==> inputs of run Y <==
==> flow/design.v (excerpt) <==
module PPU (
    input clk,
    input rst,
    input i_en,
    input [32-1:0] data_in,
    input [11:0] scaling_factor,
    output logic[6:0] data_out,
    output logic valid,
    output logic [31:0] data_in_out
);
export LEC_CHECK = 0
export ABC_AREA = 0
export CAP_MARGIN = 0
export CORE_MARGIN = 2
export CORE_UTILIZATION = 72
export CTS_CLUSTER_SIZE = 35
export GPL_ROUTABILITY_DRIVEN = 1
export HOLD_SLACK_MARGIN = -0.1
export MIN_ROUTING_LAYER = met1
export PLACE_DENSITY = 0.64
export SLEW_MARGIN = 40
create_clock -name core_clock -period 110.0 [get_ports {clk}]
run.sh (not shown) runs the stock make flow with config.mk's settings and CLKGATE_MAP_FILE=.
==> run D: changes against run Y <==
ABC_AREA = default   (was 0)
CAP_MARGIN = 20   (was 0)
CORE_UTILIZATION = 65   (was 72)
CTS_CLUSTER_DIAMETER = 30   (was default)
CTS_CLUSTER_SIZE = default   (was 35)
GPL_ROUTABILITY_DRIVEN = default   (was 1)
HOLD_SLACK_MARGIN = default   (was -0.1)
MAX_ROUTING_LAYER = met4   (was default)
MIN_ROUTING_LAYER = default   (was met1)
PLACE_DENSITY = default   (was 0.64)
SLEW_MARGIN = 20   (was 40)
TNS_END_PERCENT = 5   (was default)
==> flow/constraint.sdc (replaced) <==
create_clock -name core_clock -period 98.5 [get_ports {clk}]
set_input_delay 19.7000 -clock core_clock [delete_from_list [all_inputs] [get_ports {clk}]]
set_output_delay 19.7000 -clock core_clock [all_outputs]
set_load 0.01 [all_outputs]
==> run M: changes against run Y <==
ABC_AREA = 1   (was 0)
CAP_MARGIN = 20   (was 0)
CTS_CLUSTER_SIZE = 15   (was 35)
GPL_ROUTABILITY_DRIVEN = default   (was 1)
HOLD_SLACK_MARGIN = default   (was -0.1)
MAX_ROUTING_LAYER = met4   (was default)
MIN_ROUTING_LAYER = default   (was met1)
PLACE_DENSITY = 0.35   (was 0.64)
SLEW_MARGIN = 20   (was 40)
TNS_END_PERCENT = 5   (was default)
==> flow/constraint.sdc (replaced) <==
create_clock -name core_clock -period 70.9 [get_ports {clk}]
set_input_delay 14.1800 -clock core_clock [delete_from_list [all_inputs] [get_ports {clk}]]
set_output_delay 14.1800 -clock core_clock [all_outputs]
set_load 0.01 [all_outputs]
==> comparison table <==
metric                                                                                  run Y                       run D                      run M
TritonCTS buffer count                                                                      5                           5                          -
Number of H-tree levels                                                                     2                           2                          -
Die outline height                                                                     186 µm                      195 µm                     201 µm
Post-CTS Resized                                                                           52                         150                          -
Placed cell area                                                                   0.0262 mm²                  0.0286 mm²                          -
Dominant cell by count in the synthesized netlist                       sky130_fd_sc_hd__ha_1       sky130_fd_sc_hd__ha_1   sky130_fd_sc_hd__nand2_1
CTS root buffer                                                    sky130_fd_sc_hd__clkbuf_16  sky130_fd_sc_hd__clkbuf_16                          -
Die area                                                                           0.0345 mm²                  0.0381 mm²                 0.0404 mm²
Die W                                                                                  186 µm                      195 µm                     201 µm
Placeable Area                                                                     0.0325 mm²                  0.0363 mm²                 0.0385 mm²
Number of cells in Yosys stat                                                            3358                        3358                       4484
Last weighted congestion value of the routability-driven placer                          1.00                        1.07                       1.05
Post-synth seq share                                                                    3.37%                       3.37%                      2.86%
Area fraction in compound gates after synthesis                                         34.5%                       34.5%                      14.8%
Status                                                              aborted with a tool error   aborted with a tool error  aborted with a tool error
Stage where the flow stopped                                                          5_1_grt                     5_1_grt               3_5_place_dp
Mux contribution to synthesized area                                                    4.15%                       4.15%                         0%
Fraction of post-synthesis cell area in the top cell type by area                       17.4%                       17.4%                      14.8%
Place WS                                                                             -3920 ps                    -4230 ps                          -
Distinct cell type count of the synthesized netlist                                       138                         138                         85
Xor+xnor area frac                                                                      7.00%                       7.00%                      8.48%
Gate Count Post-Synth                                                                    3358                        3358                       4484
Synthesized area                                                                   0.0237 mm²                  0.0237 mm²                 0.0280 mm²

==> trial 92 <==
Starting RTL as in the previous note.
export LEC_CHECK = 0
export CAP_MARGIN = 20
export CORE_MARGIN = 2
export CORE_UTILIZATION = 68
export CTS_CLUSTER_SIZE = 32
export HOLD_SLACK_MARGIN = -0.09
export SLEW_MARGIN = 20
export TNS_END_PERCENT = 5
create_clock -name core_clock -period 103.0 [get_ports {clk}]
==> inputs of build 88, as changes to trial 92 <==
==> flow/config.mk (replaced) <==
export PLATFORM = sky130hd
export DESIGN_NAME = PPU
export DESIGN_NICKNAME = PPU
export VERILOG_FILES = /design/flow/design.v
export SDC_FILE = /design/flow/constraint.sdc
export NUM_CORES = 4
export LEC_CHECK = 0
export ABC_AREA = 1
export CAP_MARGIN = 20
export CORE_ASPECT_RATIO = 0.5
export CORE_MARGIN = 2
export CORE_UTILIZATION = 62
export CTS_CLUSTER_DIAMETER = 309
export CTS_CLUSTER_SIZE = 99
export PLACE_DENSITY = 0.9
export SLEW_MARGIN = 20
export TNS_END_PERCENT = 10
==> flow/constraint.sdc (replaced) <==
create_clock -name core_clock -period 59.1 [get_ports {clk}]
set_input_delay 11.8200 -clock core_clock [delete_from_list [all_inputs] [get_ports {clk}]]
set_output_delay 11.8200 -clock core_clock [all_outputs]
set_load 0.01 [all_outputs]
==> inputs of trial 82, as changes to trial 92 <==
==> flow/config.mk (replaced) <==
export PLATFORM = sky130hd
export DESIGN_NAME = PPU
export DESIGN_NICKNAME = PPU
export VERILOG_FILES = /design/flow/design.v
export SDC_FILE = /design/flow/constraint.sdc
export NUM_CORES = 4
export LEC_CHECK = 0
export CAP_MARGIN = 20
export CELL_PAD_IN_SITES_GLOBAL_PLACEMENT = 0
export CORE_MARGIN = 2
export CORE_UTILIZATION = 40
export CTS_CLUSTER_DIAMETER = 377
export CTS_CLUSTER_SIZE = 21
export GPL_TIMING_DRIVEN = 0
export SETUP_SLACK_MARGIN = 1.19
export SLEW_MARGIN = 20
export TNS_END_PERCENT = 15
==> flow/constraint.sdc (replaced) <==
create_clock -name core_clock -period 120.0 [get_ports {clk}]
set_input_delay 24.0000 -clock core_clock [delete_from_list [all_inputs] [get_ports {clk}]]
set_output_delay 24.0000 -clock core_clock [all_outputs]
set_load 0.01 [all_outputs]
==> results <==
Status: trial 92 did not finish; trial 82 no timing/DRC/antenna violations; build 88 did not finish
Stage where the flow stopped: trial 92 global routing (5_1_grt); trial 82 -; build 88 clock tree synthesis (4_1_cts)
Clock root buffer master: trial 92 sky130_fd_sc_hd__clkbuf_16; trial 82 sky130_fd_sc_hd__clkbuf_16; build 88 -
Final weighted congestion in routability-driven placement: trial 92 1.07; trial 82 0.896; build 88 1.05
Instance area after placement: trial 92 27700 µm²; trial 82 25800 µm²; build 88 40900 µm²
Number of instances resized during post-cts repair: trial 92 87; trial 82 246; build 88 -
Portion of netlist area occupied by mux cells: trial 92 4.15%; trial 82 4.15%; build 88 0%
Total cell area reported by yosys after synthesis: trial 92 23700 µm²; trial 82 23700 µm²; build 88 28000 µm²
Sinks on the clock net: trial 92 40; trial 82 40; build 88 -
Maximum count of clock buffers along a single path: trial 92 2; trial 82 2; build 88 -
Floorplan Utilization: trial 92 68.9%; trial 82 40.3%; build 88 63.5%
Placeable Area: trial 92 34500 µm²; trial 82 58900 µm²; build 88 44100 µm²
Pre-CTS worst setup slack: trial 92 -5320 ps; trial 82 -15840 ps; build 88 -24050 ps
Number of standard cells reported by yosys: trial 92 3358; trial 82 3358; build 88 4484
Nets at Floorplan: trial 92 3736; trial 82 3736; build 88 4862
HPWL after detailed placement: trial 92 64700 µm; trial 82 61300 µm; build 88 119000 µm

==> run X <==
PPU again, from the RTL that the note above started with.
// PPU
module PPU (
    input clk,
    input rst,
    input i_en,
    input [32-1:0] data_in,
    input [11:0] scaling_factor,
    output logic[6:0] data_out,
    output logic valid,
    output logic [31:0] data_in_out
);
clock: 182.0 ns
lec_check: 0
abc_area: 0
cap_margin: 0
core_aspect_ratio: 0.5
core_margin: 2
core_utilization: 64
cts_cluster_diameter: 53
cts_cluster_size: 10
gpl_routability_driven: 0
min_routing_layer: met1
place_density: 0.42
setup_slack_margin: 5.0
slew_margin: 20
tns_end_percent: 5
==> run B (differences from run X) <==
- ABC_AREA: 0 -> not set
- CAP_MARGIN: 0 -> 20
- CORE_ASPECT_RATIO: 0.5 -> not set
- CORE_UTILIZATION: 64 -> 65
- CTS_CLUSTER_DIAMETER: 53 -> not set
- CTS_CLUSTER_SIZE: 10 -> not set
- GPL_ROUTABILITY_DRIVEN: 0 -> not set
- HOLD_SLACK_MARGIN: not set -> -0.1
- MAX_ROUTING_LAYER: not set -> met4
- MIN_ROUTING_LAYER: met1 -> not set
- PLACE_DENSITY: 0.42 -> not set
- SETUP_SLACK_MARGIN: 5.0 -> not set
==> flow/constraint.sdc (replaced) <==
create_clock -name core_clock -period 98.5 [get_ports {clk}]
set_input_delay 19.7000 -clock core_clock [delete_from_list [all_inputs] [get_ports {clk}]]
set_output_delay 19.7000 -clock core_clock [all_outputs]
set_load 0.01 [all_outputs]
==> comparison table <==
quantity                                                                      run B                     run X
Floorplan die height                                                         195 um                    140 um
Post-placement cell count                                                     4,214                     3,878
Starting density of the core                                                  65.5%                     65.5%
X dimension of the die                                                       195 um                    276 um
Core region area                                                         36,300 um2                36,200 um2
Worst setup slack before clock tree synthesis                              -4.23 ns                  42.70 ns
Instance area at placement                                               28,600 um2                25,000 um2
Die Size                                                                 38,100 um2                38,800 um2
Number of buffers added by the clock tree synthesis step                          5                         5
Post-CTS sizing                                                                 150                         0
Post-CTS Setup Bufs                                                              93                         0
Number of rows in the core area                                                  70                        49
Main flop type after synthesis                             sky130_fd_sc_hd__dfxtp_1  sky130_fd_sc_hd__dfxtp_1
Most instantiated library cell after synthesis                sky130_fd_sc_hd__ha_1     sky130_fd_sc_hd__ha_1
Count of hold-fix buffers inserted at cts                                         0                         0
Compound-Gate Fraction of Synth Area                                          34.5%                     34.5%
Result of the run                                         aborted with a tool error  no timing/DRC/antenna violations
Failing step                                                                5_1_grt                         -
Hpwl dp                                                                     66.6 mm                   55.5 mm
Area fraction of the dominant cell type after synthesis                       17.4%                     17.4%
